==> flow/design.v (excerpt) <==
module ALU(
input clk,
input [15:0]a,b,
input [3*8:0] op,
output  reg [31:0]out
    );
export LEC_CHECK = 0
export CAP_MARGIN = 20
export CELL_PAD_IN_SITES_DETAIL_PLACEMENT = 1
export CORE_ASPECT_RATIO = 0.65
export CORE_MARGIN = 8
export CORE_UTILIZATION = 40
export CTS_CLUSTER_SIZE = 64
export GPL_ROUTABILITY_DRIVEN = 0
export GPL_TIMING_DRIVEN = 0
export MIN_ROUTING_LAYER = met2
export SETUP_SLACK_MARGIN = 0.49
export SLEW_MARGIN = 20
create_clock -name core_clock -period 18.2 [get_ports {clk}]
run.sh (not shown) runs the stock make flow with config.mk's settings and CLKGATE_MAP_FILE=.
The starting point ended with an error in global routing (5_1_grt) with GRT-0116.
Next try:
- CELL_PAD_IN_SITES_DETAIL_PLACEMENT: 1 -> not set
- CORE_ASPECT_RATIO: 0.65 -> not set
- CTS_CLUSTER_DIAMETER: not set -> 218
- CTS_CLUSTER_SIZE: 64 -> 95
- GPL_ROUTABILITY_DRIVEN: 0 -> not set
- GPL_TIMING_DRIVEN: 0 -> not set
- MIN_ROUTING_LAYER: met2 -> not set
- SETUP_SLACK_MARGIN: 0.49 -> not set
- TNS_END_PERCENT: not set -> 15
- clock period: 18.2 -> 28.0 ns (I/O delays scaled with it)
The changed run went through all stages and came out clean.
Die size hardly moves.
Synthesized area does not change.
Synthesized cell count stays the same.
Next try:
- CORE_MARGIN: 8 -> 2
- CORE_UTILIZATION: 40 -> 61
- CTS_CLUSTER_DIAMETER: 218 -> not set
- CTS_CLUSTER_SIZE: 95 -> not set
- SETUP_SLACK_MARGIN: not set -> 5.0
- TNS_END_PERCENT: 15 -> not set
The changed run ran to the end with no violations.
First-iteration DRC count rises by 97%.
Die area drops by 41%.
Flip-flop count does not change.
Cell area went up by 18%.
Utilization goes up by 36 points.
Total power drops by 8.3%.
Worst setup slack is better by 1.0 ns.
Fmax rose by 4.0%.
Sequential power is about the same.
Next try:
- CORE_UTILIZATION: 61 -> 56
- CTS_CLUSTER_DIAMETER: not set -> 190
- CTS_CLUSTER_SIZE: not set -> 93
- PLACE_DENSITY: not set -> 0.36
- SETUP_SLACK_MARGIN: 5.0 -> not set
- TNS_END_PERCENT: not set -> 15
Critical path depth grows by 4.
Setup slack got worse by 1.3 ns.
Non-clock buffer count drops by 196.
Synthesized cell count stays the same.
Maximum frequency came out lower by about 5%.
Total power rose by 2.8%.
Sequential share of layout area rises by 0.51 points.


The RTL this note starts from:
==> flow/design.v <==
`timescale 1ns / 1ps
module logical(
input [15:0] a,b,
input [3*8:0] sel,
output reg [15:0] x
    );
 always@(*)
begin
    case(sel)
    "~": 
            x=~a;
    "|": 
            x=a|b;
    "&": 
            x=a&b;
    "~&": 
            x=~(a&b);
    "~|": 
            x=~(a|b);
    "^": 
            x=a^b;
    "~^": 
            x=~(a^b);
    "<<": 
            x=a<<1;
    ">>": 
            x=a>>1;
    "asl": 
            x={a[14:0],1'b0};
    "asr": 
            x={a[15],a[15:1]};
    "rol": 
            x={a[14:0],a[15]};
    "ror": 
            x={a[0],a[15:1]};  
    "cmp": 
            if(a>b)
                x=1;
             else if(a<b)
                x=16'hffff;
             else
                x=0;  
     default:
            x=0;
     endcase
end
endmodule
`timescale 1ns / 1ps
module arithmetic(
input [15:0] A,
input [15:0] B,
input [8:0] sel,
output reg [15:0] Sum,
output reg Cout
    );
wire [15:0] B_comp;
twos_comp TC(B,B_comp);
reg [15:0] b;
wire [15:0] S1;
wire c1;
adder A1( A, b, S1, c1);
always @(*)
case(sel)
"+" : begin
        b = B;
        Sum = S1;
        Cout = c1;
      end
"-" : begin
        b = B_comp;
        Sum = S1;
        Cout = 0;
      end       
default : begin
        b = B;
        Sum = 0;
        Cout = 0;
        end       
endcase 
endmodule
module adder(
input [15:0] A,
input [15:0] B,
output [15:0] Sum,
output Cout
    );
wire [2:0] cout_cla;
wire Cin;
assign Cin = 0;
carry_look_ahead CLA1(A[3:0],B[3:0], Cin, cout_cla[0]);
carry_look_ahead CLA2(A[7:4],B[7:4], cout_cla[0], cout_cla[1]);
carry_look_ahead CLA3(A[11:8],B[11:8], cout_cla[1], cout_cla[2] );  
carry_look_ahead CLA4(A[15:12],B[15:12], cout_cla[2], Cout );
ripple_carry_adder RCA1(A[3:0], B[3:0], Cin, Sum[3:0]);
ripple_carry_adder RCA2(A[7:4], B[7:4],cout_cla[0], Sum[7:4]);
ripple_carry_adder RCA3(A[11:8], B[11:8], cout_cla[1], Sum[11:8]);
ripple_carry_adder RCA4(A[15:12], B[15:12], cout_cla[2], Sum[15:12]);  
endmodule
module full_adder(
input a, b, cin,
output sum, cout
);
    assign sum = a ^ b ^ cin;
    assign cout = (a & b) | (b & cin) | (cin & a);
endmodule
module ripple_carry_adder(
    input [3:0] a, b,
    input cin,
    output [3:0] sum
);
    wire [3:0] c;
    full_adder FA1(a[0], b[0], cin, sum[0], c[0]);
    full_adder FA2(a[1], b[1], c[0], sum[1], c[1]);
    full_adder FA3(a[2], b[2], c[1], sum[2], c[2]);
    full_adder FA4(a[3], b[3], c[2], sum[3], c[3]);
endmodule
module carry_look_ahead(
input [3:0]a,b,
input Cin,
output Cout1);
wire [3:0]p,g;
assign p = a^b;
assign g = a&b;
assign Cout1 =  g[3] | (p[3] & g[2]) | (p[3] & p[2] & g[1]) | (p[3] & p[2] & p[1] & g[0]) | (p[3] & p[2] & p[1] & p[0] & Cin);
endmodule
module twos_comp(
input [15:0]B,
output [15:0]B_comp
);
assign B_comp = ~B + 1'b1;
endmodule
`timescale 1ns / 1ps
module multiplier( input clk, input[15:0]A1, B1, output reg [31:0] C);
integer i;
reg [31:0]A2;
reg [15:0]B2;
always@(posedge clk )
begin
		C=0;
		A2[15:0]=A1;
		A2[31:16]=0;
		B2=B1;
        for (i=0;i<16;i=i+1)
        begin
			if(B1[i]==1'b0)
			begin
				C=C+0;
			end
			else
			begin
				C=C+(A1<<i);
			end
		end
end
endmodule
`timescale 1ns / 1ps
module ALU(
input clk,
input [15:0]a,b,
input [3*8:0] op,
output  reg [31:0]out
    );
wire [15:0]z1,z2;
wire [31:0]z3;
reg [15:0] a1, a2, a3, b1, b2, b3;
reg [1:0] sel;
wire Cout;
always @(*)
if(  op == "" || op == "~" || op == "|" || op == "&" || op == "~&" || op == "~|" ||
     op == "^" || op == "~^" || op == ">>" || op == "<<" || op == "asr" || 
     op == "asl" || op == "ror" || op == "rol" || op == "cmp" )
 sel = 2'b00;
else if(op == "+" || op == "-")
    sel = 2'b01;
else if( op == "*" )
    sel = 2'b10;
else
    sel = 2'b00;
logical L(a1, b1, op, z1);
arithmetic AA1( a2,b2,op,z2,Cout);
multiplier M( clk,a3, b3, z3);
always @(*)
case(sel)
2'b00 : begin
        a1 = a;
        a2 = 0;
        a3 = 0;
        b1 = b;
        b2 = 0;
        b3 = 0;
        out[15:0] = z1;
        out[31:16] = 0;
        end
2'b01  : begin
        a1 = 0;
        a2 = a;
        a3 = 0;
        b1 = 0;
        b2 = b;
        b3 = 0;
        out[15:0] = z2;
        out[16] = Cout;
        out[31:17] = 0;
        end     
default :  begin
        a1 = 0;
        a2 = 0;
        a3 = a;
        b1 = 0;
        b2 = 0;
        b3 = b;
       out = z3;
        end            
endcase
endmodule
Settings: LEC_CHECK=0, CAP_MARGIN=20, CORE_MARGIN=2, CORE_UTILIZATION=27, SLEW_MARGIN=20; clock period 32.6 ns.
Rerun with:
CORE_UTILIZATION = 58   (was 27)
SETUP_SLACK_MARGIN = 4.35   (was unset)
clock period = 15.0 ns   (was 32.6 ns; I/O delays follow)
The new run never finished: it broke off in 5_1_grt (GRT-0232).
Die area shrinks by 53%.
Synthesized cell count does not change.
Synthesized area is unchanged.
Rerun with:
ABC_AREA = 1   (was unset)
CORE_UTILIZATION = 66   (was 58)
SETUP_SLACK_MARGIN = unset   (was 4.35)
clock period = 35.4 ns   (was 15.0 ns; I/O delays follow)
After rerunning: With this change the flow passed the timing, design-rule and antenna checks. Die size came out lower by roughly a tenth. Area after synthesis came out higher slightly. Synthesized cell count came out higher by about a fifth.
Rerun with:
ABC_AREA = unset   (was 1)
CORE_UTILIZATION = 40   (was 66)
SETUP_SLACK_MARGIN = 3.51   (was unset)
clock period = 27.1 ns   (was 35.4 ns; I/O delays follow)
After rerunning: Global-route usage went down by 9.7 points; design area went up by 25%; final cell count went down by 0.79%; wire length went up by 27%; area after synthesis went down by 0.81%; non-clock buffer count went up by 283; clock power went up by 8.9%; sequential power went up by 31%; via count went up by 2.2%.


Setup of exp/harbor:
// ALU: RTL as listed in full above, without the edits since
make LEC_CHECK=0 CAP_MARGIN=20 CORE_MARGIN=2 CORE_UTILIZATION=66 SETUP_SLACK_MARGIN=3.58 SLEW_MARGIN=20 finish   # period 28.0 ns
Seen in the log of exp/harbor: GRT-0232 during 5_1_grt, after which the run never completed.
Changes in exp/pepper relative to exp/harbor:
# exp/harbor
export LEC_CHECK = 0
export CAP_MARGIN = 20
export CORE_MARGIN = 2
export CORE_UTILIZATION = 66
export SETUP_SLACK_MARGIN = 3.58
export SLEW_MARGIN = 20
create_clock -name core_clock -period 28.0 [get_ports {clk}]
# exp/pepper
export LEC_CHECK = 0
export CAP_MARGIN = 20
export CORE_MARGIN = 2
export CORE_UTILIZATION = 13
export SLEW_MARGIN = 20
create_clock -name core_clock -period 35.4 [get_ports {clk}]
==> results <==
exp/pepper vs. exp/harbor: area share of xor/xnor cells in the synthesized design essentially unchanged, number of different library cells in the post-synthesis netlist essentially unchanged, area of placed instances now larger, die size saw an increase, overall die width increased about 120%.
exp/harbor did not finish; the tool stopped in 5_1_grt with error GRT-0232.
exp/pepper | status: complete | timing, DRC, antenna: pass
Post-synthesis cell count from yosys came out exactly the same in exp/harbor and exp/pepper.
Modified inputs, exp/sierra compared to exp/pepper
# exp/pepper
export LEC_CHECK = 0
export CAP_MARGIN = 20
export CORE_MARGIN = 2
export CORE_UTILIZATION = 13
export SLEW_MARGIN = 20
create_clock -name core_clock -period 35.4 [get_ports {clk}]
# exp/sierra
export LEC_CHECK = 0
export CAP_MARGIN = 20
export CORE_MARGIN = 2
export CORE_UTILIZATION = 28
export SLEW_MARGIN = 20
create_clock -name core_clock -period 27.1 [get_ports {clk}]
--- outcome ---
Of exp/pepper and exp/sierra, the run reporting the lower worst endpoint data arrival time was exp/sierra.
Against exp/pepper, exp/sierra comes in 1.64 ns lower on worst hold slack.
Summary of exp/sierra over exp/pepper: routed metal-1 wirelength shows an increase of 1200 um, vertical die dimension shows a reduction of 32%, final critical-path setup slack shows a reduction of 3.77 ns, number of global-route vias before repair shows a reduction of 651.
Global-route usage for exp/sierra: 9.6 points up relative to exp/pepper
exp/sierra vs exp/pepper, launching element of the worst setup path: op[23] vs op[1]
exp/sierra ends up with higher final antenna diode count than exp/pepper does.
On via count, exp/pepper and exp/sierra are basically level.
Input changes introduced in exp/violet (baseline for comparison: exp/sierra):
# exp/sierra
export LEC_CHECK = 0
export CAP_MARGIN = 20
export CORE_MARGIN = 2
export CORE_UTILIZATION = 28
export SLEW_MARGIN = 20
create_clock -name core_clock -period 27.1 [get_ports {clk}]
# exp/violet
export LEC_CHECK = 0
export CAP_MARGIN = 20
export CORE_MARGIN = 2
export CORE_UTILIZATION = 40
export SLEW_MARGIN = 20
create_clock -name core_clock -period 34.0 [get_ports {clk}]
Notes after the runs:
- In exp/violet the post-detailed-route wirelength per cell turned out about 16% higher than in exp/sierra.
- The final reports for exp/violet and exp/sierra show total number of cells along the worst setup path lower in the former.
- Routed wire length was lower in exp/sierra than in exp/violet.
- Diff exp/sierra -> exp/violet: biggest fanout along the worst timing path went up; global-route usage went up; worst hold slack went up; relative contribution of combinational cells to total power went up.
- Critical path data required time (exp/violet over exp/sierra): increase, 6.89 ns
- exp/violet gives more initial core utilization than exp/sierra did.
- In the metrics for exp/violet and exp/sierra, the one carrying the lower vias per cell is exp/sierra.
- In the metrics for exp/violet and exp/sierra, the one carrying the higher combinational power is exp/sierra.
Inputs modified between exp/violet and exp/amber:
# exp/violet
export LEC_CHECK = 0
export CAP_MARGIN = 20
export CORE_MARGIN = 2
export CORE_UTILIZATION = 40
export SLEW_MARGIN = 20
create_clock -name core_clock -period 34.0 [get_ports {clk}]
# exp/amber
export LEC_CHECK = 0
export CAP_MARGIN = 20
export CORE_MARGIN = 2
export CORE_UTILIZATION = 58
export SLEW_MARGIN = 20
export TNS_END_PERCENT = 35
create_clock -name core_clock -period 22.8 [get_ports {clk}]
--- outcome ---
- As the logs show, exp/amber stopped at 5_1_grt after a tool error, so it never reached the end of the flow.
- Of exp/violet and exp/amber, the run reporting the lower number of post-CTS setup repair buffers was exp/violet.
- Side by side, detailed-placement wirelength estimate turned out higher in exp/amber than in exp/violet.
- Die width: exp/amber vs exp/violet down 36 um
- | register bit count reported by yosys | exp/amber vs exp/violet | ≈ equal |
- Count of library flops with an enable pin: exp/amber vs exp/violet identical
Power and IR drop assume default switching activity.
